===== design/flow/run.sh =====
#!/bin/bash
# the make line also repeats each setting of config.mk as NAME=value (left out here)
make -C /OpenROAD-flow-scripts/flow DESIGN_CONFIG=/design/flow/config.mk WORK_HOME=/design/flow/orfs CLKGATE_MAP_FILE= finish

===== design/flow/config.mk =====
export PLATFORM = sky130hd
export DESIGN_NAME = cordic_native
export DESIGN_NICKNAME = cordic_native
export VERILOG_FILES = /design/flow/design.v
export SDC_FILE = /design/flow/constraint.sdc
export NUM_CORES = 4
export LEC_CHECK = 0
export CAP_MARGIN = 20
export CORE_MARGIN = 2
export CORE_UTILIZATION = 40
export SETUP_SLACK_MARGIN = 0.89
export SLEW_MARGIN = 20

===== design/flow/constraint.sdc =====
create_clock -name core_clock -period 4.1 [get_ports {I_clk}]
set_input_delay 0.8200 -clock core_clock [delete_from_list [all_inputs] [get_ports {I_clk}]]
set_output_delay 0.8200 -clock core_clock [all_outputs]
set_load 0.01 [all_outputs]

===== design/flow/design.v =====
`timescale 1ns / 1ps
module cordic_sin(
    I_rst_n,         
    I_clk,           
    I_phase,         
    O_cos,           
    O_sin           
    );
    input wire I_rst_n;
    input wire I_clk;
    input wire [14 - 1: 0] I_phase;
    output reg [14 - 1: 0] O_cos ;
    output reg [14 - 1: 0] O_sin ;
    wire [14 - 1: 0] S_cos_0 = 14'd4477;
    wire [14 - 1: 0] S_sin_0 = 0;
    reg [14 - 1: 0] R_cos_1 ;
    reg [14 - 1: 0] R_sin_1 ;
    reg [14 - 1: 0] R_phs_1 ;
    reg [14 - 1: 0] R_cos_2 ;
    reg [14 - 1: 0] R_sin_2 ;
    reg [14 - 1: 0] R_phs_2 ;
    reg [14 - 1: 0] R_cos_3 ;
    reg [14 - 1: 0] R_sin_3 ;
    reg [14 - 1: 0] R_phs_3 ;
    reg [14 - 1: 0] R_cos_4 ;
    reg [14 - 1: 0] R_sin_4 ;
    reg [14 - 1: 0] R_phs_4 ;
    reg [14 - 1: 0] R_cos_5 ;
    reg [14 - 1: 0] R_sin_5 ;
    reg [14 - 1: 0] R_phs_5 ;
    reg [14 - 1: 0] R_cos_6 ;
    reg [14 - 1: 0] R_sin_6 ;
    reg [14 - 1: 0] R_phs_6 ;
    reg [14 - 1: 0] R_cos_7 ;
    reg [14 - 1: 0] R_sin_7 ;
    reg [14 - 1: 0] R_phs_7 ;
    reg [14 - 1: 0] R_cos_8 ;
    reg [14 - 1: 0] R_sin_8 ;
    reg [14 - 1: 0] R_phs_8 ;
    reg [14 - 1: 0] R_cos_9 ;
    reg [14 - 1: 0] R_sin_9 ;
    reg [14 - 1: 0] R_phs_9 ;
    reg [14 - 1: 0] R_cos_10 ;
    reg [14 - 1: 0] R_sin_10 ;
    reg [14 - 1: 0] R_phs_10 ;
    reg [14 - 1: 0] R_cos_11 ;
    reg [14 - 1: 0] R_sin_11 ;
    reg [14 - 1: 0] R_phs_11 ;
    reg [14 - 1: 0] R_cos_12 ;
    reg [14 - 1: 0] R_sin_12 ;
    reg [14 - 1: 0] R_phs_12 ;
    always@(posedge I_clk)
    begin
        if (I_rst_n == 1'b0) begin
            R_cos_1 <= 0;
            R_sin_1 <= 0;
            R_phs_1 <= 0;  
        end
        else begin
            if (I_phase[14 - 1] == 1'b0) begin
                R_cos_1 <= S_cos_0;
                R_sin_1 <= S_sin_0 + S_cos_0;
                R_phs_1 <= I_phase - 14'd1024;
            end
            else begin
                R_cos_1 <= S_cos_0;          
                R_sin_1 <= S_sin_0 - S_cos_0;          
                R_phs_1 <= I_phase + 14'd1024;
            end
        end
    end
    always@(posedge I_clk)                           
    begin                                            
        if (I_rst_n == 1'b0) begin                   
            R_cos_2 <= 0;                            
            R_sin_2 <= 0;                            
            R_phs_2 <= 0;                            
        end                                          
        else begin                                   
            if (R_phs_1[14 - 1] == 1'b0) begin
                R_cos_2 <= R_cos_1 - {R_sin_1[14-1],R_sin_1[14 - 1:1]};                
                R_sin_2 <= R_sin_1 + {R_cos_1[14-1],R_cos_1[14 - 1:1]};                   
                R_phs_2 <= R_phs_1 - 14'd605;        
            end                                      
            else begin                               
                R_cos_2 <= R_cos_1 + {R_sin_1[14-1],R_sin_1[14 - 1:1]};             
                R_sin_2 <= R_sin_1 - {R_cos_1[14-1],R_cos_1[14 - 1:1]};                   
                R_phs_2 <= R_phs_1 + 14'd605;        
            end                                      
        end                                          
    end
    always@(posedge I_clk)                                                           
    begin                                                                            
        if (I_rst_n == 1'b0) begin                                                   
            R_cos_3 <= 0;                                                            
            R_sin_3 <= 0;                                                            
            R_phs_3 <= 0;                                                            
        end                                                                          
        else begin                                                                   
            if (R_phs_2[14 - 1] == 1'b0) begin                                
                R_cos_3 <= R_cos_2 - {R_sin_2[14-1],R_sin_2[14-1],R_sin_2[14 - 1:2]};
                R_sin_3 <= R_sin_2 + {R_cos_2[14-1],R_cos_2[14-1],R_cos_2[14 - 1:2]};
                R_phs_3 <= R_phs_2 - 14'd319;                                        
            end                                                                      
            else begin                                                               
                R_cos_3 <= R_cos_2 + {R_sin_2[14-1],R_sin_2[14-1],R_sin_2[14 - 1:2]};
                R_sin_3 <= R_sin_2 - {R_cos_2[14-1],R_cos_2[14-1],R_cos_2[14 - 1:2]};
                R_phs_3 <= R_phs_2 + 14'd319;                                        
            end                                                                      
        end                                                                          
    end
    always@(posedge I_clk)                                                                                
    begin                                                                                                 
        if (I_rst_n == 1'b0) begin                                                                        
            R_cos_4 <= 0;                                                                                 
            R_sin_4 <= 0;                                                                                 
            R_phs_4 <= 0;                                                                                 
        end                                                                                               
        else begin                                                                                        
            if (R_phs_3[14 - 1] == 1'b0) begin                                                     
                R_cos_4 <= R_cos_3 - {R_sin_3[14-1],R_sin_3[14-1],R_sin_3[14-1],R_sin_3[14 - 1:3]};
                R_sin_4 <= R_sin_3 + {R_cos_3[14-1],R_cos_3[14-1],R_cos_3[14-1],R_cos_3[14 - 1:3]};
                R_phs_4 <= R_phs_3 - 14'd162;                                                             
            end                                                                                           
            else begin                                                                                    
                R_cos_4 <= R_cos_3 + {R_sin_3[14-1],R_sin_3[14-1],R_sin_3[14-1],R_sin_3[14 - 1:3]};
                R_sin_4 <= R_sin_3 - {R_cos_3[14-1],R_cos_3[14-1],R_cos_3[14-1],R_cos_3[14 - 1:3]};
                R_phs_4 <= R_phs_3 + 14'd162;                                                             
            end                                                                                           
        end                                                                                               
    end
    always@(posedge I_clk)                                                                                                     
    begin                                                                                                                      
        if (I_rst_n == 1'b0) begin                                                                                             
            R_cos_5 <= 0;                                                                                                      
            R_sin_5 <= 0;                                                                                                      
            R_phs_5 <= 0;                                                                                                      
        end                                                                                                                    
        else begin                                                                                                             
            if (R_phs_4[14 - 1] == 1'b0) begin                                                                          
                R_cos_5 <= R_cos_4 - {R_sin_4[14-1],R_sin_4[14-1],R_sin_4[14-1],R_sin_4[14-1],R_sin_4[14 - 1:4]};
                R_sin_5 <= R_sin_4 + {R_cos_4[14-1],R_cos_4[14-1],R_cos_4[14-1],R_cos_4[14-1],R_cos_4[14 - 1:4]};
                R_phs_5 <= R_phs_4 - 14'd81;                                                                                  
            end                                                                                                                
            else begin                                                                                                         
                R_cos_5 <= R_cos_4 + {R_sin_4[14-1],R_sin_4[14-1],R_sin_4[14-1],R_sin_4[14-1],R_sin_4[14 - 1:4]};
                R_sin_5 <= R_sin_4 - {R_cos_4[14-1],R_cos_4[14-1],R_cos_4[14-1],R_cos_4[14-1],R_cos_4[14 - 1:4]};
                R_phs_5 <= R_phs_4 + 14'd81;                                                                                  
            end                                                                                                                
        end                                                                                                                    
    end
    always@(posedge I_clk)                                                                                                                          
    begin                                                                                                                                           
        if (I_rst_n == 1'b0) begin                                                                                                                  
            R_cos_6 <= 0;                                                                                                                           
            R_sin_6 <= 0;                                                                                                                           
            R_phs_6 <= 0;                                                                                                                           
        end                                                                                                                                         
        else begin                                                                                                                                  
            if (R_phs_5[14 - 1] == 1'b0) begin                                                                                               
                R_cos_6 <= R_cos_5 - {R_sin_5[14-1],R_sin_5[14-1],R_sin_5[14-1],R_sin_5[14-1],R_sin_5[14-1],R_sin_5[14 - 1:5]};
                R_sin_6 <= R_sin_5 + {R_cos_5[14-1],R_cos_5[14-1],R_cos_5[14-1],R_cos_5[14-1],R_cos_5[14-1],R_cos_5[14 - 1:5]};
                R_phs_6 <= R_phs_5 - 14'd41;                                                                                                       
            end                                                                                                                                     
            else begin                                                                                                                              
                R_cos_6 <= R_cos_5 + {R_sin_5[14-1],R_sin_5[14-1],R_sin_5[14-1],R_sin_5[14-1],R_sin_5[14-1],R_sin_5[14 - 1:5]};
                R_sin_6 <= R_sin_5 - {R_cos_5[14-1],R_cos_5[14-1],R_cos_5[14-1],R_cos_5[14-1],R_cos_5[14-1],R_cos_5[14 - 1:5]};
                R_phs_6 <= R_phs_5 + 14'd41;                                                                                                       
            end                                                                                                                                     
        end                                                                                                                                         
    end
    always@(posedge I_clk)                                                                                                                                                
    begin                                                                                                                                                                 
        if (I_rst_n == 1'b0) begin                                                                                                                                        
            R_cos_7 <= 0;                                                                                                                                                 
            R_sin_7 <= 0;                                                                                                                                                 
            R_phs_7 <= 0;                                                                                                                                                 
        end                                                                                                                                                               
        else begin                                                                                                                                                        
            if (R_phs_6[14 - 1] == 1'b0) begin                                                                                                                     
                R_cos_7 <= R_cos_6 - {R_sin_6[14-1],R_sin_6[14-1],R_sin_6[14-1],R_sin_6[14-1],R_sin_6[14-1],R_sin_6[14-1],R_sin_6[14 - 1:6]}; 
                R_sin_7 <= R_sin_6 + {R_cos_6[14-1],R_cos_6[14-1],R_cos_6[14-1],R_cos_6[14-1],R_cos_6[14-1],R_cos_6[14-1],R_cos_6[14 - 1:6]}; 
                R_phs_7 <= R_phs_6 - 14'd20;                                                                                                                             
            end                                                                                                                                                           
            else begin                                                                                                                                                    
                R_cos_7 <= R_cos_6 + {R_sin_6[14-1],R_sin_6[14-1],R_sin_6[14-1],R_sin_6[14-1],R_sin_6[14-1],R_sin_6[14-1],R_sin_6[14 - 1:6]}; 
                R_sin_7 <= R_sin_6 - {R_cos_6[14-1],R_cos_6[14-1],R_cos_6[14-1],R_cos_6[14-1],R_cos_6[14-1],R_cos_6[14-1],R_cos_6[14 - 1:6]}; 
                R_phs_7 <= R_phs_6 + 14'd20;                                                                                                                             
            end                                                                                                                                                           
        end                                                                                                                                                               
    end                                                                                                                                                                   
    always@(posedge I_clk)                                                                                                                                                                    
    begin                                                                                                                                                                                     
        if (I_rst_n == 1'b0) begin                                                                                                                                                            
            R_cos_8 <= 0;                                                                                                                                                                     
            R_sin_8 <= 0;                                                                                                                                                                     
            R_phs_8 <= 0;                                                                                                                                                                     
        end                                                                                                                                                                                   
        else begin                                                                                                                                                                            
            if (R_phs_7[14 - 1] == 1'b0) begin                                                                                                                                         
                R_cos_8 <= R_cos_7 - {R_sin_7[14-1],R_sin_7[14-1],R_sin_7[14-1],R_sin_7[14-1],R_sin_7[14-1],R_sin_7[14-1],R_sin_7[14-1],R_sin_7[14 - 1:7]};
                R_sin_8 <= R_sin_7 + {R_cos_7[14-1],R_cos_7[14-1],R_cos_7[14-1],R_cos_7[14-1],R_cos_7[14-1],R_cos_7[14-1],R_cos_7[14-1],R_cos_7[14 - 1:7]};
                R_phs_8 <= R_phs_7 - 14'd10;                                                                                                                                                 
            end                                                                                                                                                                               
            else begin                                                                                                                                                                        
                R_cos_8 <= R_cos_7 + {R_sin_7[14-1],R_sin_7[14-1],R_sin_7[14-1],R_sin_7[14-1],R_sin_7[14-1],R_sin_7[14-1],R_sin_7[14-1],R_sin_7[14 - 1:7]};
                R_sin_8 <= R_sin_7 - {R_cos_7[14-1],R_cos_7[14-1],R_cos_7[14-1],R_cos_7[14-1],R_cos_7[14-1],R_cos_7[14-1],R_cos_7[14-1],R_cos_7[14 - 1:7]};
                R_phs_8 <= R_phs_7 + 14'd10;                                                                                                                                                 
            end                                                                                                                                                                               
        end                                                                                                                                                                                   
    end 
    always@(posedge I_clk)                                                                                                                                                                                                     
    begin                                                                                                                                                                                                                      
        if (I_rst_n == 1'b0) begin                                                                                                                                                                                             
            R_cos_9 <= 0;                                                                                                                                                                                                      
            R_sin_9 <= 0;                                                                                                                                                                                                      
            R_phs_9 <= 0;                                                                                                                                                                                                      
        end                                                                                                                                                                                                                    
        else begin                                                                                                                                                                                                             
            if (R_phs_8[14 - 1] == 1'b0) begin                                                                                                                                                                          
                R_cos_9 <= R_cos_8 - {R_sin_8[14-1],R_sin_8[14-1],R_sin_8[14-1],R_sin_8[14-1],R_sin_8[14-1],R_sin_8[14-1],R_sin_8[14-1],R_sin_8[14-1],R_sin_8[14 - 1:8]};            
                R_sin_9 <= R_sin_8 + {R_cos_8[14-1],R_cos_8[14-1],R_cos_8[14-1],R_cos_8[14-1],R_cos_8[14-1],R_cos_8[14-1],R_cos_8[14-1],R_cos_8[14-1],R_cos_8[14 - 1:8]};            
                R_phs_9 <= R_phs_8 - 14'd5;                                                                                                                                                                                  
            end                                                                                                                                                                                                                
            else begin                                                                                                                                                                                                         
                R_cos_9 <= R_cos_8 + {R_sin_8[14-1],R_sin_8[14-1],R_sin_8[14-1],R_sin_8[14-1],R_sin_8[14-1],R_sin_8[14-1],R_sin_8[14-1],R_sin_8[14-1],R_sin_8[14 - 1:8]};             
                R_sin_9 <= R_sin_8 - {R_cos_8[14-1],R_cos_8[14-1],R_cos_8[14-1],R_cos_8[14-1],R_cos_8[14-1],R_cos_8[14-1],R_cos_8[14-1],R_cos_8[14-1],R_cos_8[14 - 1:8]};             
                R_phs_9 <= R_phs_8 + 14'd5;                                                                                                                                                                                  
            end                                                                                                                                                                                                                
        end                                                                                                                                                                                                                    
    end
    always@(posedge I_clk)                                                                                                                                                                                                                       
    begin                                                                                                                                                                                                                                        
        if (I_rst_n == 1'b0) begin                                                                                                                                                                                                               
            R_cos_10 <= 0;                                                                                                                                                                                                                        
            R_sin_10 <= 0;                                                                                                                                                                                                                        
            R_phs_10 <= 0;                                                                                                                                                                                                                        
        end                                                                                                                                                                                                                                      
        else begin                                                                                                                                                                                                                               
            if (R_phs_9[14 - 1] == 1'b0) begin                                                                                                                                                                                            
                R_cos_10 <= R_cos_9 - {R_sin_9[14-1],R_sin_9[14-1],R_sin_9[14-1],R_sin_9[14-1],R_sin_9[14-1],R_sin_9[14-1],R_sin_9[14-1],R_sin_9[14-1],R_sin_9[14-1],R_sin_9[14 - 1:9]};         
                R_sin_10 <= R_sin_9 + {R_cos_9[14-1],R_cos_9[14-1],R_cos_9[14-1],R_cos_9[14-1],R_cos_9[14-1],R_cos_9[14-1],R_cos_9[14-1],R_cos_9[14-1],R_cos_9[14-1],R_cos_9[14 - 1:9]};         
                R_phs_10 <= R_phs_9 - 14'd3;                                                                                                                                                                                                    
            end                                                                                                                                                                                                                                  
            else begin                                                                                                                                                                                                                           
                R_cos_10 <= R_cos_9 + {R_sin_9[14-1],R_sin_9[14-1],R_sin_9[14-1],R_sin_9[14-1],R_sin_9[14-1],R_sin_9[14-1],R_sin_9[14-1],R_sin_9[14-1],R_sin_9[14-1],R_sin_9[14 - 1:9]};          
                R_sin_10 <= R_sin_9 - {R_cos_9[14-1],R_cos_9[14-1],R_cos_9[14-1],R_cos_9[14-1],R_cos_9[14-1],R_cos_9[14-1],R_cos_9[14-1],R_cos_9[14-1],R_cos_9[14-1],R_cos_9[14 - 1:9]};          
                R_phs_10 <= R_phs_9 + 14'd3;                                                                                                                                                                                                    
            end                                                                                                                                                                                                                                  
        end                                                                                                                                                                                                                                      
    end                                                                                                                                                                                                                                                        
    always@(posedge I_clk)                                                                                                                                                                                                                                     
    begin                                                                                                                                                                                                                                                      
        if (I_rst_n == 1'b0) begin                                                                                                                                                                                                                             
            R_cos_11 <= 0;                                                                                                                                                                                                                                     
            R_sin_11 <= 0;                                                                                                                                                                                                                                     
            R_phs_11 <= 0;                                                                                                                                                                                                                                     
        end                                                                                                                                                                                                                                                    
        else begin                                                                                                                                                                                                                                             
            if (R_phs_10[14 - 1] == 1'b0) begin                                                                                                                                                                                                          
                R_cos_11 <= R_cos_10 - {R_sin_10[14-1],R_sin_10[14-1],R_sin_10[14-1],R_sin_10[14-1],R_sin_10[14-1],R_sin_10[14-1],R_sin_10[14-1],R_sin_10[14-1],R_sin_10[14-1],R_sin_10[14-1],R_sin_10[14 - 1:10]}; 
                R_sin_11 <= R_sin_10 + {R_cos_10[14-1],R_cos_10[14-1],R_cos_10[14-1],R_cos_10[14-1],R_cos_10[14-1],R_cos_10[14-1],R_cos_10[14-1],R_cos_10[14-1],R_cos_10[14-1],R_cos_10[14-1],R_cos_10[14 - 1:10]}; 
                R_phs_11 <= R_phs_10 - 14'd1;                                                                                                                                                                                                                
            end                                                                                                                                                                                                                                                
            else begin                                                                                                                                                                                                                                         
                R_cos_11 <= R_cos_10 + {R_sin_10[14-1],R_sin_10[14-1],R_sin_10[14-1],R_sin_10[14-1],R_sin_10[14-1],R_sin_10[14-1],R_sin_10[14-1],R_sin_10[14-1],R_sin_10[14-1],R_sin_10[14-1],R_sin_10[14 - 1:10]};
                R_sin_11 <= R_sin_10 - {R_cos_10[14-1],R_cos_10[14-1],R_cos_10[14-1],R_cos_10[14-1],R_cos_10[14-1],R_cos_10[14-1],R_cos_10[14-1],R_cos_10[14-1],R_cos_10[14-1],R_cos_10[14-1],R_cos_10[14 - 1:10]};
                R_phs_11 <= R_phs_10 + 14'd1;                                                                                                                                                                                                                
            end                                                                                                                                                                                                                                                
        end                                                                                                                                                                                                                                                    
    end                                                                                                                                                                                                                                                                                                                                                          
    always@(posedge I_clk)                                                                                                                                                                                                                                     
    begin                                                                                                                                                                                                                                                      
        if (I_rst_n == 1'b0) begin                                                                                                                                                                                                                             
            R_cos_12 <= 0;                                                                                                                                                                                                                                     
            R_sin_12 <= 0;                                                                                                                                                                                                                                     
            R_phs_12 <= 0;                                                                                                                                                                                                                                     
        end                                                                                                                                                                                                                                                    
        else begin                                                                                                                                                                                                                                             
            if (R_phs_11[14 - 1] == 1'b0) begin                                                                                                                                                                                                          
                R_cos_12 <= R_cos_11 - {R_sin_11[14-1],R_sin_11[14-1],R_sin_11[14-1],R_sin_11[14-1],R_sin_11[14-1],R_sin_11[14-1],R_sin_11[14-1],R_sin_11[14-1],R_sin_11[14-1],R_sin_11[14-1],R_sin_11[14-1],R_sin_11[14 - 1:11]}; 
                R_sin_12 <= R_sin_11 + {R_cos_11[14-1],R_cos_11[14-1],R_cos_11[14-1],R_cos_11[14-1],R_cos_11[14-1],R_cos_11[14-1],R_cos_11[14-1],R_cos_11[14-1],R_cos_11[14-1],R_cos_11[14-1],R_cos_11[14-1],R_cos_11[14 - 1:11]}; 
                R_phs_12 <= R_phs_11 - 14'd1;                                                                                                                                                                                                                
            end                                                                                                                                                                                                                                                
            else begin                                                                                                                                                                                                                                         
                R_cos_12 <= R_cos_11 + {R_sin_11[14-1],R_sin_11[14-1],R_sin_11[14-1],R_sin_11[14-1],R_sin_11[14-1],R_sin_11[14-1],R_sin_11[14-1],R_sin_11[14-1],R_sin_11[14-1],R_sin_11[14-1],R_sin_11[14-1],R_sin_11[14 - 1:11]};
                R_sin_12 <= R_sin_11 - {R_cos_11[14-1],R_cos_11[14-1],R_cos_11[14-1],R_cos_11[14-1],R_cos_11[14-1],R_cos_11[14-1],R_cos_11[14-1],R_cos_11[14-1],R_cos_11[14-1],R_cos_11[14-1],R_cos_11[14-1],R_cos_11[14 - 1:11]};
                R_phs_12 <= R_phs_11 + 14'd1;                                                                                                                                                                                                                
            end                                                                                                                                                                                                                                                
        end                                                                                                                                                                                                                                                    
    end
    always@(posedge I_clk)                                                                                                                                                                                                                                     
    begin                                                                                                                                                                                                                                                      
        if (I_rst_n == 1'b0) begin                                                                                                                                                                                                                             
            O_cos <= 0;                                                                                                                                                                                                                                     
            O_sin <= 0;                                                                                                                                                                                                                                                                                                                                                                                                                                                                         
        end                                                                                                                                                                                                                                                    
        else begin                                                                                                                                                                                                                                             
            if (R_phs_12[14 - 1] == 1'b0) begin                                                                                                                                                                                                          
                O_cos <= R_cos_12 - {R_sin_12[14-1],R_sin_12[14-1],R_sin_12[14-1],R_sin_12[14-1],R_sin_12[14-1],R_sin_12[14-1],R_sin_12[14-1],R_sin_12[14-1],R_sin_12[14-1],R_sin_12[14-1],R_sin_12[14-1],R_sin_12[14-1],R_sin_12[14 - 1:12]}; 
                O_sin <= R_sin_12 + {R_cos_12[14-1],R_cos_12[14-1],R_cos_12[14-1],R_cos_12[14-1],R_cos_12[14-1],R_cos_12[14-1],R_cos_12[14-1],R_cos_12[14-1],R_cos_12[14-1],R_cos_12[14-1],R_cos_12[14-1],R_cos_12[14-1],R_cos_12[14 - 1:12]};                                                                                                                                                                                                             
            end                                                                                                                                                                                                                                                
            else begin                                                                                                                                                                                                                                         
                O_cos <= R_cos_12 + {R_sin_12[14-1],R_sin_12[14-1],R_sin_12[14-1],R_sin_12[14-1],R_sin_12[14-1],R_sin_12[14-1],R_sin_12[14-1],R_sin_12[14-1],R_sin_12[14-1],R_sin_12[14-1],R_sin_12[14-1],R_sin_12[14-1],R_sin_12[14 - 1:12]};
                O_sin <= R_sin_12 - {R_cos_12[14-1],R_cos_12[14-1],R_cos_12[14-1],R_cos_12[14-1],R_cos_12[14-1],R_cos_12[14-1],R_cos_12[14-1],R_cos_12[14-1],R_cos_12[14-1],R_cos_12[14-1],R_cos_12[14-1],R_cos_12[14-1],R_cos_12[14 - 1:12]};                                                                                                                                                                                                          
            end                                                                                                                                                                                                                                                
        end                                                                                                                                                                                                                                                    
    end
endmodule
`timescale 1ns / 1ps
module cordic_native(
    I_rst_n,                 
    I_clk,                   
    I_init_phase,            
    I_change_phase,           
    I_inc_phase,             
    O_cos,                   
    O_sin                    
    );
    input wire I_rst_n;
    input wire I_clk;
    input wire [14 - 1: 0] I_init_phase;
    input wire I_change_phase;
    input wire [14 - 1: 0] I_inc_phase;
    output reg [14 - 1: 0] O_cos;
    output reg [14 - 1: 0] O_sin;
    reg [14 - 1: 0] R_current_phase ;
    wire [14 - 1: 0] S_cos;
    wire [14 - 1: 0] S_sin;
    parameter DIR_FWD = 1'b0;
    parameter DIR_BAK = 1'b1;
    reg R_phase_dir ;
    reg R_cos_dir ;
    parameter MAX_PHASE = 14'd2047;
    parameter MIN_PHASE = -14'd2048;
    wire S_reach_top;  
    assign S_reach_top = (R_current_phase[14 - 1]==0)&&(R_current_phase + I_inc_phase > MAX_PHASE);
    wire S_reach_bottom;  
    assign S_reach_bottom = (R_current_phase[14 - 1]==1)&&(R_current_phase - I_inc_phase < MIN_PHASE);
    always@(posedge I_clk)
    begin
        if (I_rst_n == 0) R_phase_dir <= DIR_FWD;
        else begin
            if (R_phase_dir == DIR_FWD)
                if (S_reach_top) R_phase_dir <= DIR_BAK;
                else R_phase_dir <= DIR_FWD;
            else  
            begin
                if (S_reach_bottom) R_phase_dir <= DIR_FWD;
                else R_phase_dir <= DIR_BAK;
            end
        end
    end
    always @(posedge I_clk)
    begin
        if (I_rst_n == 0) R_current_phase <= I_init_phase;
        else if (I_change_phase == 1'b1) R_current_phase <= I_init_phase;
        else 
            case(R_phase_dir)
            DIR_FWD: if (S_reach_top) R_current_phase <= MAX_PHASE - (R_current_phase + I_inc_phase - MAX_PHASE);
                     else R_current_phase <= R_current_phase + I_inc_phase;
            DIR_BAK: if (S_reach_bottom) R_current_phase <= MIN_PHASE + (R_current_phase - I_inc_phase - MIN_PHASE);
                     else R_current_phase <= R_current_phase - I_inc_phase;
            endcase
    end 
    cordic_sin cordic_sin_inst(
       .I_rst_n(I_rst_n),         
       .I_clk(I_clk),           
       .I_phase(R_current_phase),         
       .O_cos(S_cos),           
       .O_sin(S_sin)           
       );
   reg [13-1:0] R_dir_delay ;
   always @(posedge I_clk)
   begin
       R_dir_delay[0] <= R_phase_dir;
       R_dir_delay[1] <= R_dir_delay[0];
       R_dir_delay[2] <= R_dir_delay[1];
       R_dir_delay[3] <= R_dir_delay[2];
       R_dir_delay[4] <= R_dir_delay[3];
       R_dir_delay[5] <= R_dir_delay[4];
       R_dir_delay[6] <= R_dir_delay[5];
       R_dir_delay[7] <= R_dir_delay[6];
       R_dir_delay[8] <= R_dir_delay[7];
       R_dir_delay[9] <= R_dir_delay[8];
       R_dir_delay[10] <= R_dir_delay[9];
       R_dir_delay[11] <= R_dir_delay[10];
       R_dir_delay[12] <= R_dir_delay[11];
       R_cos_dir <= R_dir_delay[12];
   end
   always @(posedge I_clk)
   begin
       O_sin <= S_sin;
       if (R_cos_dir == DIR_FWD) O_cos <= S_cos;
       else O_cos <= -S_cos;
   end
endmodule

==> out/results.ini, run 1 <==
[synth]
avgSynthCellArea_um2=8.545
synthArstFlopShare_pct=0
top_logic_kind=adder cells
synthTopCellsByCount=592 x nor2_1, 551 x dfxtp_1, 498 x ha_1, 350 x a21oi_1, 301 x xnor2_1
synth-edff-count=0
ys_seq_share_pct=30.56
top_area_cell=dfxtp_1
ff_type=dfxtp_1
yosysWarnings=2
xor_area_share_pct=11.27
ys_cells=4224
post-synth-top-count-cell=nor2_1
netlist_area_mm2=0.03609
mux_share_pct=1.657
synth_top_area_share_pct=30.56
ys.flops=551
adder_share_pct=19.43
ys_sh_aoi_pct=16.86
ys_top_cells_by_area=dfxtp_1 31%, ha_1 17%, xnor2_1 7.3%
netlist_instances=4224
yosysUniqueCellTypes=73
simple_gate_area_share_pct=16.24
ys_chip_area_mm2=0.03609
syn_nets=4792

[detailed_routing]
routed_via_density=5.079
drc=0
vias=28210
wl_um=79530
first_pass_iters=5
n_antenna_cell=0
first_iter_violations=1177
avgRoutedWirePerCell_um=14.32
postRouteAntennaNets=0

[critical_path]
endpoint_kind=flip-flop
r2r-start=cordic_sin_inst.R_sin_8[8]
cp.depth=15
startpoint_type=primary input
crit_arrival_ns=3.77
worstPathRequired_ns=4.67
reg2reg_slack_ns=1.00
crit_path_frequent_cell=buf_4
r2r-end=cordic_sin_inst.R_cos_9[13]
slowest_delay_ns=0.48
critPathKind=primary input to flip-flop
path_cells=clkdlybuf4s50_1 > inv_1 > ha_4 > nor2b_4 > nor4_2 > buf_4 > a211oi_4 > or2_1 > a211oi_2 > buf_4 > a31oi_2 > buf_4 > mux2_4 > mux2_2 > o21ai_1
crit_start=I_inc_phase[6]
crit_path_end=R_current_phase[1]
cp.buffers_inverters=5
critPathSlowestCell=clkdlybuf4s50_1
crit_fanout=4
ff2ff_path_depth=13
cp_top_family=buffers and inverters

[clock_tree]
numCtsBuffers=59
cts_tree=yes
cts_sinks=551
clk_latency_ns=0.66
cts_htree_levels=2
root_buffer=clkbuf_16
clk_path_buf_depth=3
clkTransAtPathRegs_ns=0.06

[sta]
fin_crit_sh_pct=77.99
slew_headroom_pct=40.90
skew_ns=0.03988
max_slew.worst_pin.slew_ns=0.8865
finalHoldViolations=0
setup_violations=0
slew_violations=0
max_freq_mhz=312.7
fin_setup_tns_ns=0
rsz0062_at_grt=true
layout_min_cycle_time_ns=3.198

[global_route]
grt_overflow=0
grt_max_degree=185
grt_pass1_vias=27530
antenna_found_initial=0
grtUsageTotal_pct=16.87
grt_pass1_wl_um=132200

[die]
num_io_pins=59
core-area_mm2=0.08974
initial_utilization_pct=40.22
die_y_um=304.4
rows=110
dieArea_mm2=0.09266
die_x_um=304.4

[place]
place.detailed.hpwl_um=60470
placed_cell_area_mm2=0.03819
io_buffers=58
place_congestion=0.8410

[cells_and_area]
comb_area_mm2=0.02445
nets=4902
flop_area_mm2=0.01108
design_area_mm2=0.04140
syn2layout_area_growth_pct=14.70
n_fill_cell=8827

[worst_hold_path]
hold_end=O_sin[12]
hold_path.class=flip-flop to flip-flop
hold_depth=0
hp-start=cordic_sin_inst.O_sin[12]

[job]
drv_cap=0
warning_count=56

[run_status]
status=finished clean

## final cells by class
type / instances / area share [%]
Multi-Input combinational cell: 3293 / 59.05
Sequential cell: 551 / 26.75
Clock buffer: 77 / 3.971
Tap cell: 1176 / 3.554
Timing Repair Buffer: 150 / 3.182
Inverter: 276 / 2.566
Clock inverter: 29 / 0.8855
Timing Repair inverter: 3 / 0.03626
## timing repair
action	4_1_cts	5_1_grt
pin swaps	11	39
gates cloned	0	3
resized	63	189
setup buffers	8	30
hold buffers	0	0
endpoints found under the setup margin	54	105
## stage by stage
stage          setup WS (ns)  instances  utilization (%)  hold WS (ns)
2_1_floorplan         0.8189       4224                -        0.3096
3_3_place_gp         0.03848       5408            42.56        0.3103
3_5_place_dp        0.006125       5408            42.56        0.3121
4_1_cts               0.8214       5522            45.10        0.3229
5_1_grt               0.7984       5555            46.14        0.3258
6_report              0.9023       5555            46.14        0.3225
## metal layers
layer	track usage (%)	share of wire (%)	wire length [um]
met3	1.922	2.5	1991
met1	21.35	47	37280
met4	4.041	1.8	1437
met2	30.44	49	38820
met5	0	0	0
==> inputs of run 2 (changes only) <==
- ABC_AREA: unset -> 1
- CORE_UTILIZATION: 40 -> 72
- CTS_CLUSTER_SIZE: unset -> 32
- PLACE_DENSITY: unset -> 0.65
- SETUP_SLACK_MARGIN: 0.89 -> 0.81
- clock period: 4.1 -> 3.16 ns (I/O delays scaled with it)
==> run 2 against run 1 <==
The run now fails in global routing (5_1_grt); synthesized cell count up 23%; area after synthesis is 3.8% higher; die size fell by 42%.
==> out/results.ini, run 2 <==
[run_status]
status=stopped before the end
haltStage=global routing (5_1_grt)
tool.error=[ERROR GRT-0232] Routing congestion too high. Check the congestion heatmap in the GUI.

[synth]
post-synth-top-count-cell=nand2_1
ys.flops=551
ys_chip_area_mm2=0.03746
yosysWarnings=2
yosysUniqueCellTypes=52
ys_sh_aoi_pct=22.40
netlist_area_mm2=0.03746
synthArstFlopShare_pct=0
top_logic_kind=AND-OR/OR-AND gates
ys_top_cells_by_area=dfxtp_1 29%, ha_1 17%, a21oi_1 11%
synth_top_area_share_pct=29.45
avgSynthCellArea_um2=7.232
top_area_cell=dfxtp_1
xor_area_share_pct=3.480
syn_nets=5748
synth-edff-count=0
ys_seq_share_pct=29.45
ys_cells=5180
adder_share_pct=18.72
mux_share_pct=0
netlist_instances=5180
ff_type=dfxtp_1
simple_gate_area_share_pct=17.83
synthTopCellsByCount=856 x nand2_1, 806 x a21oi_1, 693 x inv_1, 551 x dfxtp_1, 524 x o21ai_0

[place]
placed_cell_area_mm2=0.03936
io_buffers=58
place_ws_ns=-0.1214
place_congestion=0.9391
place_inst=5917
place.detailed.hpwl_um=70260

[die]
num_io_pins=59
die_x_um=232.1
dieArea_mm2=0.05387
core-area_mm2=0.05141
initial_utilization_pct=72.87
die_y_um=232.1
rows=83

[clock_tree]
cts_htree_levels=2
root_buffer=clkbuf_16
clk_path_buf_depth=3
ctsHoldBuffers=0
cts_sinks=551
numCtsBuffers=57

[global_route]
grtUsageTotal_pct=88.45
grt_overflow=1324

-- run 2: repair_timing --
item,4_1_cts
gates resized,727
pin swaps,273
buffers inserted,176
setup endpoints to repair,219
-- run 2: per-stage QoR --
| stage | setup TNS, ns | hold slack (ns) |
|---|---|---|
| CTS | 0 | 0.2780 |
| detailed placement | -0.6718 | 0.3121 |
| global placement | -0.2062 | 0.3100 |
| floorplan | 0 | 0.3096 |
-- run 2: layer usage --
layer / global-route usage [%] / GRT overflow
met3: 75.27 / 57
met5: 51.65 / 8
met4: 94.15 / 368
met1: 84.46 / 55
met2: 104.3 / 836
==> inputs of run 3 (changes only) <==
- ABC_AREA: 1 -> unset
- CTS_CLUSTER_DIAMETER: unset -> 100
- CTS_CLUSTER_SIZE: 32 -> unset
- PLACE_DENSITY: 0.65 -> 0.9
- SETUP_SLACK_MARGIN: 0.81 -> 0.58
- clock period: 3.16 -> 3.45 ns (I/O delays scaled with it)
==> run 3 against run 2 <==
Area after synthesis decreased by 3.6%; the run again fails in global routing (5_1_grt); synthesized cell count decreased by 18%; die size decreased by 3.6%.
==> out/results.ini, run 3 <==
[run_status]
status=stopped before the end
haltStage=global routing (5_1_grt)
tool.error=[ERROR GRT-0232] Routing congestion too high. Check the congestion heatmap in the GUI.

[clock_tree]
cts_htree_levels=2
numCtsBuffers=57
cts_sinks=551
root_buffer=clkbuf_16
ctsHoldBuffers=0
clk_path_buf_depth=3

[synth]
ys_sh_aoi_pct=16.86
ys_chip_area_mm2=0.03609
ys_cells=4224
ff_type=dfxtp_1
synthTopCellsByCount=592 x nor2_1, 551 x dfxtp_1, 498 x ha_1, 350 x a21oi_1, 301 x xnor2_1
simple_gate_area_share_pct=16.24
synth_top_area_share_pct=30.56
netlist_instances=4224
ys.flops=551
synthArstFlopShare_pct=0
top_logic_kind=adder cells
netlist_area_mm2=0.03609
ys_top_cells_by_area=dfxtp_1 31%, ha_1 17%, xnor2_1 7.3%
synth-edff-count=0
post-synth-top-count-cell=nor2_1
top_area_cell=dfxtp_1
syn_nets=4792
mux_share_pct=1.657
avgSynthCellArea_um2=8.545
xor_area_share_pct=11.27
yosysWarnings=2
ys_seq_share_pct=30.56
yosysUniqueCellTypes=73
adder_share_pct=19.43

[die]
rows=82
initial_utilization_pct=72.39
core-area_mm2=0.04986
num_io_pins=59
dieArea_mm2=0.05194
die_x_um=227.9
die_y_um=227.9

[place]
place_inst=4964
place_ws_ns=-0.3519
place.detailed.hpwl_um=67250
placed_cell_area_mm2=0.03818
io_buffers=58
place_congestion=0.9615

[global_route]
grtUsageTotal_pct=73.99
grt_overflow=101

==> run 3: what timing repair did <==
item	4_1_cts
pin swaps	122
cloned	0
resized	345
buffers inserted	68
setup endpoints to repair	175
==> run 3: per-layer routing <==
metal	global-route usage (%)	overflow
met5	35.48	0
met4	77.08	35
met3	63.88	8
met2	89.59	57
met1	69.52	1
==> inputs of run 4 (changes only) <==
- ABC_AREA: unset -> 1
- CTS_CLUSTER_DIAMETER: 100 -> unset
- CTS_CLUSTER_SIZE: unset -> 73
- PLACE_DENSITY: 0.9 -> 0.65
- SETUP_SLACK_MARGIN: 0.58 -> -0.16
- TNS_END_PERCENT: unset -> 5
- clock period: 3.45 -> 2.52 ns (I/O delays scaled with it)
==> run 4 against run 3 <==
The run again fails in global routing (5_1_grt); synthesized cell count rose by 23%; area after synthesis grew 3.8%; die size is 3.7% higher.
==> out/results.ini, run 4 <==
[synth]
ys_sh_aoi_pct=22.40
ys_chip_area_mm2=0.03746
ys_cells=5180
xor_area_share_pct=3.480
yosysUniqueCellTypes=52
avgSynthCellArea_um2=7.232
simple_gate_area_share_pct=17.83
ys_top_cells_by_area=dfxtp_1 29%, ha_1 17%, a21oi_1 11%
synthTopCellsByCount=856 x nand2_1, 806 x a21oi_1, 693 x inv_1, 551 x dfxtp_1, 524 x o21ai_0
top_logic_kind=AND-OR/OR-AND gates
syn_nets=5748
netlist_area_mm2=0.03746
ff_type=dfxtp_1
netlist_instances=5180
top_area_cell=dfxtp_1
post-synth-top-count-cell=nand2_1
ys_seq_share_pct=29.45
yosysWarnings=2
adder_share_pct=18.72
synthArstFlopShare_pct=0
synth-edff-count=0
ys.flops=551
mux_share_pct=0
synth_top_area_share_pct=29.45

[clock_tree]
ctsHoldBuffers=0
root_buffer=clkbuf_16
cts_sinks=551
numCtsBuffers=58
cts_htree_levels=2
clk_path_buf_depth=3

[die]
num_io_pins=59
dieArea_mm2=0.05387
initial_utilization_pct=72.87
rows=83
die_x_um=232.1
core-area_mm2=0.05141
die_y_um=232.1

[place]
io_buffers=58
place.detailed.hpwl_um=78390
place_congestion=0.9658
place_inst=6382

[run_status]
status=stopped before the end
haltStage=global routing (5_1_grt)

-- run 4: timing repair --
item | 4_1_cts
pin swaps | 11
gates resized | 59
setup buffers | 10
setup endpoints to repair | 44
-- run 4: metrics by stage --
| step | area (um2) | util, % | setup WS [ns] |
|---|---|---|---|
| after global placement | 42820 | 83.31 | -0.5927 |
| after detailed placement | 42820 | 83.31 | -0.6387 |
| after floorplan | 37460 | - | -0.2880 |
| after CTS | 45080 | 87.70 | -0.2181 |
==> inputs of run 5 (changes only) <==
- CTS_CLUSTER_DIAMETER: unset -> 362
- CTS_CLUSTER_SIZE: 73 -> 99
- PLACE_DENSITY: 0.65 -> 0.39
- SETUP_SLACK_MARGIN: -0.16 -> unset
- TNS_END_PERCENT: 5 -> unset
- clock period: 2.52 -> 2.31 ns (I/O delays scaled with it)
==> run 5 against run 4 <==
Die size stayed put; synthesized cell count stayed put; area after synthesis stayed put; the flow stops in clock tree synthesis (4_1_cts).
==> out/results.ini, run 5 <==
[synth]
post-synth-top-count-cell=nand2_1
ys.flops=551
ys_top_cells_by_area=dfxtp_1 29%, ha_1 17%, a21oi_1 11%
xor_area_share_pct=3.480
netlist_instances=5180
ys_chip_area_mm2=0.03746
mux_share_pct=0
syn_nets=5748
ys_cells=5180
synthArstFlopShare_pct=0
synth-edff-count=0
synth_top_area_share_pct=29.45
yosysWarnings=2
yosysUniqueCellTypes=52
ys_seq_share_pct=29.45
top_area_cell=dfxtp_1
adder_share_pct=18.72
simple_gate_area_share_pct=17.83
top_logic_kind=AND-OR/OR-AND gates
ys_sh_aoi_pct=22.40
avgSynthCellArea_um2=7.232
ff_type=dfxtp_1
synthTopCellsByCount=856 x nand2_1, 806 x a21oi_1, 693 x inv_1, 551 x dfxtp_1, 524 x o21ai_0
netlist_area_mm2=0.03746

[place]
placed_cell_area_mm2=0.04550
place_congestion=0.9931
place.detailed.hpwl_um=82030
io_buffers=58

[die]
die_x_um=232.1
core-area_mm2=0.05141
initial_utilization_pct=72.87
rows=83
dieArea_mm2=0.05387
num_io_pins=59
die_y_um=232.1

[run_status]
haltStage=clock tree synthesis (4_1_cts)
status=stopped before the end
tool.error=[ERROR DPL-0033] detailed placement checks failed during check placement.

-- run 5: through the flow --
step / cells / setup slack [ns]
after floorplan: 5180 / -0.1802
after global placement: 6707 / -0.8257
after detailed placement: 6707 / -0.8613
==> inputs of run 6 (changes only) <==
- CAP_MARGIN: 20 -> 10
- CORE_ASPECT_RATIO: unset -> 0.72
- CTS_CLUSTER_DIAMETER: 362 -> 45
- CTS_CLUSTER_SIZE: 99 -> 15
- MAX_ROUTING_LAYER: unset -> met5
- PLACE_DENSITY: 0.39 -> unset
- PLACE_DENSITY_LB_ADDON: unset -> 0.2
- SETUP_SLACK_MARGIN: unset -> 0.82
- TNS_END_PERCENT: unset -> 90
- clock period: 2.31 -> 2.75 ns (I/O delays scaled with it)
==> run 6 against run 5 <==
The flow stops in global routing (5_1_grt); area after synthesis did not move; die size about the same; synthesized cell count unchanged.
==> out/results.ini, run 6 <==
[synth]
top_area_cell=dfxtp_1
avgSynthCellArea_um2=7.232
ff_type=dfxtp_1
yosysWarnings=2
netlist_instances=5180
netlist_area_mm2=0.03746
top_logic_kind=AND-OR/OR-AND gates
simple_gate_area_share_pct=17.83
syn_nets=5748
xor_area_share_pct=3.480
adder_share_pct=18.72
synthArstFlopShare_pct=0
ys_chip_area_mm2=0.03746
synth-edff-count=0
yosysUniqueCellTypes=52
ys_cells=5180
post-synth-top-count-cell=nand2_1
ys.flops=551
mux_share_pct=0
ys_top_cells_by_area=dfxtp_1 29%, ha_1 17%, a21oi_1 11%
synthTopCellsByCount=856 x nand2_1, 806 x a21oi_1, 693 x inv_1, 551 x dfxtp_1, 524 x o21ai_0
ys_seq_share_pct=29.45
synth_top_area_share_pct=29.45
ys_sh_aoi_pct=22.40

[die]
num_io_pins=59
die_y_um=197.5
core-area_mm2=0.05106
dieArea_mm2=0.05389
initial_utilization_pct=73.36
rows=70
die_x_um=272.8

[place]
io_buffers=58
place_inst=6000
place.detailed.hpwl_um=79630
place_congestion=0.9577

[clock_tree]
root_buffer=clkbuf_16
cts_sinks=551
numCtsBuffers=51
cts_htree_levels=2
clk_path_buf_depth=3

[run_status]
status=stopped before the end
tool.error=[ERROR DPL-0038] Utilization greater than 100%, impossible to legalize
haltStage=global routing (5_1_grt)

-- run 6: per-stage QoR --
| stage | setup WS, ns | util, % | area, um2 | hold WS (ns) |
|---|---|---|---|---|
| 2_1_floorplan | 0.2636 | - | 39320 | 0.3096 |
| 3_3_place_gp | -0.4478 | 81.22 | 41470 | 0.3108 |
| 3_5_place_dp | -0.4719 | 81.22 | 41470 | 0.3128 |
| 4_1_cts | 0.02101 | 90.71 | 46320 | 0.2889 |
-- run 6: repair_timing --
action                     CTS
cloned                       3
hold buffers                 0
buffers inserted           158
setup endpoints to repair  379
hold endpoints to repair     0
resized                    471
pin swaps                  244
==> inputs of run 7 (changes only) <==
- ABC_AREA: 1 -> unset
- CAP_MARGIN: 10 -> 20
- CORE_ASPECT_RATIO: 0.72 -> unset
- CORE_UTILIZATION: 72 -> 40
- CTS_CLUSTER_DIAMETER: 45 -> unset
- CTS_CLUSTER_SIZE: 15 -> unset
- MAX_ROUTING_LAYER: met5 -> unset
- PLACE_DENSITY_LB_ADDON: 0.2 -> unset
- SETUP_SLACK_MARGIN: 0.82 -> unset
- TNS_END_PERCENT: 90 -> unset
- clock period: 2.75 -> 2.6 ns (I/O delays scaled with it)
==> run 7 against run 6 <==
Now fails the layout checks on setup timing; synthesized cell count decreased by 18%; area after synthesis shrank 3.6%; die size up 72%.
==> out/results.ini, run 7 <==
[run_status]
status=complete, but fails checks
failed_checks=setup timing

[synth]
netlist_area_mm2=0.03609
mux_share_pct=1.657
avgSynthCellArea_um2=8.545
ys_cells=4224
ys.flops=551
ys_top_cells_by_area=dfxtp_1 31%, ha_1 17%, xnor2_1 7.3%
ys_chip_area_mm2=0.03609
synth_top_area_share_pct=30.56
ff_type=dfxtp_1
top_logic_kind=adder cells
synth-edff-count=0
simple_gate_area_share_pct=16.24
netlist_instances=4224
adder_share_pct=19.43
synthTopCellsByCount=592 x nor2_1, 551 x dfxtp_1, 498 x ha_1, 350 x a21oi_1, 301 x xnor2_1
syn_nets=4792
synthArstFlopShare_pct=0
yosysWarnings=2
post-synth-top-count-cell=nor2_1
xor_area_share_pct=11.27
yosysUniqueCellTypes=73
ys_seq_share_pct=30.56
ys_sh_aoi_pct=16.86
top_area_cell=dfxtp_1

[detailed_routing]
vias=32050
drc=0
postRouteAntennaNets=0
routed_via_density=4.995
first_iter_violations=1160
wl_um=94030
avgRoutedWirePerCell_um=14.65
first_pass_iters=5

[critical_path]
slowest_delay_ns=0.36
cp.depth=14
worstPathRequired_ns=3.16
startpoint_type=flip-flop
crit_arrival_ns=3.53
r2r-end=R_current_phase[11]
crit_fanout=3
cp.buffers_inverters=3
r2r-start=R_current_phase[0]
cp_top_family=AND-OR/OR-AND gates
critPathSlowestCell=or3_4
reg2reg_slack_ns=-0.37
crit_path_end=R_current_phase[11]
ff2ff_path_depth=14
crit_start=R_current_phase[0]
crit_path_frequent_cell=a21oi_2
path_cells=ha_4 > inv_2 > fa_2 > o21ba_4 > o211a_4 > o21ai_4 > a21oi_2 > or3_4 > a31oi_4 > buf_4 > buf_6 > a21oi_2 > o311ai_2 > o21a_1
endpoint_kind=flip-flop
critPathKind=flip-flop to flip-flop

[cells_and_area]
n_fill_cell=7680
nets=5754
final_core_util_pct=58.14
syn2layout_area_growth_pct=44.54

[clock_tree]
clk_latency_ns=0.63
clk_path_buf_depth=3
cts_tree=yes
root_buffer=clkbuf_16
ctsHoldBuffers=0
cts_htree_levels=3
numCtsBuffers=66
clkTransAtPathRegs_ns=0.06
cts_sinks=551

[sta]
rsz0062_at_grt=true
slew_violations=0
whs_ns=0.2961
skew_ns=0.02118
slew_headroom_pct=53.40
fin_crit_sh_pct=114.3
finalHoldViolations=0
max_freq_mhz=336.6
max_slew.worst_pin.slew_ns=0.6990
setup_violations=82
setup_slack_ns=-0.3713
layout_min_cycle_time_ns=2.971

[die]
num_io_pins=59
core-area_mm2=0.08974
dieArea_mm2=0.09266
die_x_um=304.4
die_y_um=304.4
initial_utilization_pct=40.22
rows=110

[place]
io_buffers=58
place_ws_ns=-1.147
place_congestion=0.8528
place.detailed.hpwl_um=68370

[global_route]
grt_max_degree=67
grtUsageTotal_pct=19.20
grt_overflow=0
grt_pass1_wl_um=149300
antenna_found_initial=0
grt_pass1_vias=31790

[worst_hold_path]
hp-start=I_rst_n
hold_depth=3
hold_end=cordic_sin_inst.R_sin_4[0]
hold_path.class=primary input to flip-flop

[job]
drv_cap=0
warning_count=52

-- run 7: routing by layer --
layer	global-route usage, %	wire [um]	vias to the layer above
li1	-	-	16610
met3	2.988	2583	195
met2	34.96	47480	338
met5	0	0	-
met4	7.898	3803	0
met1	22.30	40170	14910
-- run 7: final cells by class --
cell class	count	area, um2	share of cell area [%]
Multi-Input combinational cell	3293	28060	53.79
Sequential cell	551	11140	21.34
Timing Repair Buffer	998	8102	15.53
Clock buffer	93	1923	3.686
Tap cell	1176	1471	2.820
Inverter	276	1092	2.094
Clock inverter	29	384.1	0.7363
Antenna cell	1	2.502	0.004797
-- run 7: stage by stage --
stage          area (um2)  std cells  TNS [ns]
2_1_floorplan       37190       4224    -3.560
3_3_place_gp        44400       6096    -35.25
3_5_place_dp        44400       6096    -36.87
4_1_cts             49470       6349    -8.827
5_1_grt             52170       6416    -24.99
6_report            52170       6417    -9.686
-- run 7: timing repair --
action / CTS / global route
setup buffers: 141 / 89
gates resized: 441 / 485
hold endpoints to repair: 0 / 0
endpoints found under the setup margin: 167 / 203
pin swaps: 352 / 447
==> inputs of run 8 (changes only) <==
- CORE_UTILIZATION: 40 -> 72
- SETUP_SLACK_MARGIN: unset -> -0.21
- clock period: 2.6 -> 2.76 ns (I/O delays scaled with it)
==> run 8 against run 7 <==
The layout still fails its checks (setup timing); synthesized cell count is the same; die size decreased by 44%; worst setup slack worse by 0.47 ns; critical path depth down 1; wire length is 34% higher; maximum frequency down 17%; register-to-register slack worse by 0.47 ns; critical endpoint is now cordic_sin_inst.R_phs_11[12]; highest routed layer is now met5.
==> out/results.ini, run 8 <==
[worst_hold_path]
hold_path.class=flip-flop to flip-flop
hold_depth=0
hold_end=R_dir_delay[10]
hp-start=R_dir_delay[9]

[clock_tree]
root_buffer=clkbuf_16
clk_path_buf_depth=3
clk_latency_ns=0.66
clkTransAtPathRegs_ns=0.08
cts_tree=yes
cts_sinks=551
numCtsBuffers=58
ctsHoldBuffers=0
cts_htree_levels=2

[critical_path]
cp_top_family=AND-OR/OR-AND gates
r2r-start=cordic_sin_inst.R_phs_10[13]
reg2reg_slack_ns=-0.84
cp.depth=13
path_cells=inv_1 > buf_4 > buf_4 > fa_1 > a21o_1 > a21oi_2 > o21bai_1 > a21oi_2 > o21bai_1 > a211oi_2 > o21ai_1 > a21oi_1 > nor3b_1
startpoint_type=flip-flop
crit_start=cordic_sin_inst.R_phs_10[13]
ff2ff_path_depth=13
cp.buffers_inverters=3
crit_arrival_ns=4.14
critPathSlowestCell=a211oi_2
worstPathRequired_ns=3.30
endpoint_kind=flip-flop
r2r-end=cordic_sin_inst.R_phs_11[12]
crit_fanout=3
crit_path_end=cordic_sin_inst.R_phs_11[12]
critPathKind=flip-flop to flip-flop
slowest_delay_ns=0.90

[global_route]
grt_pass1_wl_um=161800
grt_overflow=0
grt_util_met2_pct=67.31
antenna_found_initial=15
grt_use_met1_pct=43.14
grt_max_degree=92
grtUsageTotal_pct=37.38
grt_use_met3_pct=5.163
grt_most_used_layer=met2
grt_pass1_vias=33440

[run_status]
status=complete, but fails checks
failed_checks=setup timing

[cells_and_area]
final_core_util_pct=92.18
flop_area_mm2=0.01107
syn2layout_area_growth_pct=27.34
n_fill_cell=1871
nets=5454
comb_area_mm2=0.02539

[die]
die_y_um=227.9
num_io_pins=59
rows=82
initial_utilization_pct=72.39
dieArea_mm2=0.05194
core-area_mm2=0.04986
die_x_um=227.9

[synth]
netlist_area_mm2=0.03609
ys_seq_share_pct=30.56
ys.flops=551
ys_cells=4224
synth-edff-count=0
post-synth-top-count-cell=nor2_1
adder_share_pct=19.43
yosysUniqueCellTypes=73
yosysWarnings=2
syn_nets=4792
xor_area_share_pct=11.27
synthArstFlopShare_pct=0
ys_top_cells_by_area=dfxtp_1 31%, ha_1 17%, xnor2_1 7.3%
ys_chip_area_mm2=0.03609
ys_sh_aoi_pct=16.86
top_area_cell=dfxtp_1
avgSynthCellArea_um2=8.545
netlist_instances=4224
ff_type=dfxtp_1
top_logic_kind=adder cells
simple_gate_area_share_pct=16.24
mux_share_pct=1.657
synth_top_area_share_pct=30.56
synthTopCellsByCount=592 x nor2_1, 551 x dfxtp_1, 498 x ha_1, 350 x a21oi_1, 301 x xnor2_1

[sta]
setup_slack_ns=-0.8377
max_freq_mhz=278.0
slew_headroom_pct=8.561
rsz0062_at_grt=true
finalHoldViolations=0
slew_violations=0
fin_crit_sh_pct=130.4
setup_violations=165
layout_min_cycle_time_ns=3.598
max_slew.worst_pin.slew_ns=1.362
skew_ns=0.04769
fin_setup_tns_ns=-36.88

[detailed_routing]
first_iter_violations=4363
drc=0
routed_via_density=6.522
first_pass_iters=12
wl_um=126300
vias=36600
postRouteAntennaNets=0
avgRoutedWirePerCell_um=22.50

[place]
place.detailed.hpwl_um=68850
io_buffers=58
place_congestion=0.9371

[job]
drv_cap=0
warning_count=56

run 8: per-stage QoR:
step	std cells	setup WS, ns	cell area [um2]	hold slack, ns
CTS	5566	-0.2788	44360	0.3201
global route	5608	-1.364	45960	0.3217
finish	5611	-0.8377	45960	0.3002
detailed placement	5457	-1.096	41840	0.3121
global placement	5457	-0.9378	41840	0.3104
floorplan	4224	-0.2787	36200	0.3096
run 8: final cells by class:
type | instances | area share [%]
repair buffers | 706 | 12.12
well taps | 672 | 1.829
flip-flops and latches | 551 | 24.09
clock buffers | 80 | 3.601
clock inverters | 27 | 0.7976
diodes | 6 | 0.03267
inverters | 276 | 2.292
multi-input cells | 3293 | 55.24
run 8: metal layers:
metal	vias up	part of all wire, %
met5	-	0.24
met4	20	8.6
met3	1098	11
met2	2525	46
met1	16940	35
li1	16010	-
run 8: what timing repair did:
action	in CTS	in global routing
pin swaps	34	200
buffers inserted	6	47
hold endpoints to repair	0	0
setup endpoints to repair	86	144
gates cloned	0	1
resized	128	335
==> inputs of run 9 (changes only) <==
- CELL_PAD_IN_SITES_DETAIL_PLACEMENT: unset -> 1
- CORE_UTILIZATION: 72 -> 71
- CTS_CLUSTER_DIAMETER: unset -> 79
- CTS_CLUSTER_SIZE: unset -> 77
- HOLD_SLACK_MARGIN: unset -> -0.04
- MIN_ROUTING_LAYER: unset -> met1
- PLACE_DENSITY: unset -> 0.56
- SETUP_SLACK_MARGIN: -0.21 -> -0.11
- clock period: 2.76 -> 4.35 ns (I/O delays scaled with it)
==> run 9 against run 8 <==
The flow now stops in detailed placement (3_5_place_dp); synthesized cell count stayed put; die size is 1.4% higher; area after synthesis stayed put.
==> out/results.ini, run 9 <==
[run_status]
status=stopped before the end
haltStage=detailed placement (3_5_place_dp)
tool.error=[ERROR DPL-0033] detailed placement checks failed during check placement.

[die]
core-area_mm2=0.05017
die_x_um=229.5
rows=82
die_y_um=229.5
initial_utilization_pct=71.94
num_io_pins=59
dieArea_mm2=0.05266

[synth]
post-synth-top-count-cell=nor2_1
avgSynthCellArea_um2=8.545
synthTopCellsByCount=592 x nor2_1, 551 x dfxtp_1, 498 x ha_1, 350 x a21oi_1, 301 x xnor2_1
ff_type=dfxtp_1
ys_seq_share_pct=30.56
yosysUniqueCellTypes=73
ys.flops=551
netlist_instances=4224
netlist_area_mm2=0.03609
yosysWarnings=2
synthArstFlopShare_pct=0
synth-edff-count=0
synth_top_area_share_pct=30.56
ys_top_cells_by_area=dfxtp_1 31%, ha_1 17%, xnor2_1 7.3%
mux_share_pct=1.657
xor_area_share_pct=11.27
syn_nets=4792
top_area_cell=dfxtp_1
ys_chip_area_mm2=0.03609
top_logic_kind=adder cells
adder_share_pct=19.43
ys_cells=4224
simple_gate_area_share_pct=16.24
ys_sh_aoi_pct=16.86

[place]
place_congestion=0.9043
io_buffers=58

-- run 9: stage by stage --
stage	setup WS, ns	hold WS, ns
after global placement	0.1986	0.3098
after floorplan	0.9533	0.3096
==> inputs of run 10 (changes only) <==
- CAP_MARGIN: 20 -> 10
- CELL_PAD_IN_SITES_DETAIL_PLACEMENT: 1 -> unset
- CELL_PAD_IN_SITES_GLOBAL_PLACEMENT: unset -> 2
- CORE_ASPECT_RATIO: unset -> 1.92
- CORE_MARGIN: 2 -> 9
- CORE_UTILIZATION: 71 -> 66
- CTS_CLUSTER_DIAMETER: 79 -> 313
- CTS_CLUSTER_SIZE: 77 -> unset
- HOLD_SLACK_MARGIN: -0.04 -> 0.2
- MAX_ROUTING_LAYER: unset -> met4
- MIN_ROUTING_LAYER: met1 -> unset
- PLACE_DENSITY: 0.56 -> unset
- PLACE_DENSITY_LB_ADDON: unset -> 0.2
- SETUP_SLACK_MARGIN: -0.11 -> 1.37
- TNS_END_PERCENT: unset -> 25
- clock period: 4.35 -> 7.3 ns (I/O delays scaled with it)
==> run 10 against run 9 <==
The flow stops in global placement without I/O (3_1_place_gp_skip_io); area after synthesis did not move; die size rose by 21%; synthesized cell count did not move.
==> out/results.ini, run 10 <==
[synth]
top_logic_kind=adder cells
ys_cells=4224
yosysUniqueCellTypes=73
synthArstFlopShare_pct=0
ys_top_cells_by_area=dfxtp_1 31%, ha_1 17%, xnor2_1 7.3%
avgSynthCellArea_um2=8.545
ff_type=dfxtp_1
synth_top_area_share_pct=30.56
adder_share_pct=19.43
post-synth-top-count-cell=nor2_1
ys.flops=551
xor_area_share_pct=11.27
mux_share_pct=1.657
netlist_area_mm2=0.03609
yosysWarnings=2
netlist_instances=4224
synthTopCellsByCount=592 x nor2_1, 551 x dfxtp_1, 498 x ha_1, 350 x a21oi_1, 301 x xnor2_1
ys_chip_area_mm2=0.03609
top_area_cell=dfxtp_1
simple_gate_area_share_pct=16.24
synth-edff-count=0
ys_seq_share_pct=30.56
ys_sh_aoi_pct=16.86
syn_nets=4792

[die]
die_y_um=342.0
die_x_um=186.8
dieArea_mm2=0.06388
initial_utilization_pct=66.80
core-area_mm2=0.05404
rows=118

[run_status]
tool.error=[ERROR FLW-0024] Place density exceeds 1.0 (current PLACE_DENSITY_LB_ADDON =  0.2). Please check if the value of  PLACE_DENSITY_LB_ADDON is between 0 and 0.99.
status=stopped before the end
haltStage=global placement without I/O (3_1_place_gp_skip_io)

==> inputs of run 11 (changes only) <==
- CAP_MARGIN: 10 -> 20
- CELL_PAD_IN_SITES_DETAIL_PLACEMENT: unset -> 2
- CELL_PAD_IN_SITES_GLOBAL_PLACEMENT: 2 -> 3
- CORE_ASPECT_RATIO: 1.92 -> 0.91
- CORE_MARGIN: 9 -> 3
- CORE_UTILIZATION: 66 -> 23
- CTS_CLUSTER_DIAMETER: 313 -> unset
- HOLD_SLACK_MARGIN: 0.2 -> unset
- PLACE_DENSITY_LB_ADDON: 0.2 -> 0.23
- SETUP_SLACK_MARGIN: 1.37 -> unset
- TNS_END_PERCENT: 25 -> 50
- clock period: 7.3 -> 5.0 ns (I/O delays scaled with it)
==> run 11 against run 10 <==
Now clean on timing, DRC and antenna; synthesized cell count is the same; die size grew to 2.5 times the previous value; area after synthesis is the same.
==> out/results.ini, run 11 <==
[sta]
fin_crit_sh_pct=79.56
slew_violations=0
max_slew.worst_pin.slew_ns=1.001
skew_ns=0.01581
finalHoldViolations=0
setup_violations=0
setup_slack_ns=1.022
slew_headroom_pct=33.15
fin_setup_tns_ns=0
rsz0062_at_grt=false
layout_min_cycle_time_ns=3.978
max_freq_mhz=251.4

[clock_tree]
clk_latency_ns=0.65
clk_path_buf_depth=3
ctsResizeCount=0
cts_sinks=551
numCtsBuffers=72
cts_tree=yes
postCtsSetupBuffers=0
clkTransAtPathRegs_ns=0.07
root_buffer=clkbuf_16
ctsHoldBuffers=0
cts_htree_levels=3

[critical_path]
crit_fanout=27
critPathSlowestCell=dfxtp_1
crit_arrival_ns=4.51
slowest_delay_ns=0.97
crit_start=cordic_sin_inst.R_phs_4[13]
critPathKind=flip-flop to flip-flop
reg2reg_slack_ns=1.02
cp.buffers_inverters=1
r2r-start=cordic_sin_inst.R_phs_4[13]
r2r-end=cordic_sin_inst.R_phs_5[13]
startpoint_type=flip-flop
path_cells=inv_1 > ha_1 > a21o_1 > a21oi_1 > o21bai_1 > a21oi_1 > o21bai_1 > a211o_1 > a2111oi_2 > nor3_1 > a2111oi_0
cp_top_family=AND-OR/OR-AND gates
ff2ff_path_depth=11
crit_path_end=cordic_sin_inst.R_phs_5[13]
endpoint_kind=flip-flop
cp.depth=11
worstPathRequired_ns=5.53

[synth]
netlist_instances=4224
top_area_cell=dfxtp_1
yosysUniqueCellTypes=73
synthArstFlopShare_pct=0
ys.flops=551
ys_cells=4224
ys_chip_area_mm2=0.03609
syn_nets=4792
synth-edff-count=0
synthTopCellsByCount=592 x nor2_1, 551 x dfxtp_1, 498 x ha_1, 350 x a21oi_1, 301 x xnor2_1
synth_top_area_share_pct=30.56
yosysWarnings=2
netlist_area_mm2=0.03609
ff_type=dfxtp_1
avgSynthCellArea_um2=8.545
mux_share_pct=1.657
ys_sh_aoi_pct=16.86
simple_gate_area_share_pct=16.24
xor_area_share_pct=11.27
ys_seq_share_pct=30.56
top_logic_kind=adder cells
adder_share_pct=19.43
post-synth-top-count-cell=nor2_1
ys_top_cells_by_area=dfxtp_1 31%, ha_1 17%, xnor2_1 7.3%

[cells_and_area]
n_fill_cell=17850
nets=4845
design_area_mm2=0.04148
stdcell_count=6435
syn2layout_area_growth_pct=14.93

[die]
core-area_mm2=0.1557
die_x_um=421.3
initial_utilization_pct=23.18
rows=138
die_y_um=383.9
dieArea_mm2=0.1617
num_io_pins=59

[place]
place_congestion=0.7516
placed_cell_area_mm2=0.03911
place.detailed.hpwl_um=81800
place_inst=6303
io_buffers=58
place_ws_ns=0.3817

[detailed_routing]
drc=0
postRouteAntennaNets=0
vias=28910
first_pass_iters=5
first_iter_violations=848
avgRoutedWirePerCell_um=16.09
routed_via_density=4.492
wl_um=103600

[run_status]
status=finished clean

[global_route]
grtUsageTotal_pct=13.23
antenna_found_initial=0
grt_overflow=0
grt_pass1_vias=31270
grt_max_degree=125
grt_pass1_wl_um=170500

[worst_hold_path]
hold_path.class=flip-flop to flip-flop
hp-start=cordic_sin_inst.O_sin[10]
hold_end=O_sin[10]
hold_depth=0

[job]
drv_cap=0
warning_count=55

run 11: layer usage:
layer  vias up  part of all wire (%)  wire (um)  track usage, %
met2       127                    47      48200           22.00
met5         -                     0          0               -
met1     13940                    50      51630           17.10
met4         0                   1.6       1615           2.476
li1      14740                     -          -               -
met3       104                   2.0       2121           2.002
run 11: stage by stage:
step	hold slack [ns]	util [%]
2_1_floorplan	0.3096	-
6_report	0.3245	26.64
5_1_grt	0.3326	26.63
3_3_place_gp	0.3108	25.11
4_1_cts	0.3269	26.63
3_5_place_dp	0.3136	25.11
run 11: cell type report:
cell class	instances	area, um2	share of cell area [%]
Antenna cell	3	7.507	0.01810
Clock buffer	98	2062	4.971
Clock inverter	31	305.3	0.7359
Inverter	276	1044	2.515
Multi-Input combinational cell	3293	23630	56.96
Sequential cell	551	11030	26.59
Tap cell	2100	2628	6.334
Timing Repair Buffer	83	778.2	1.876
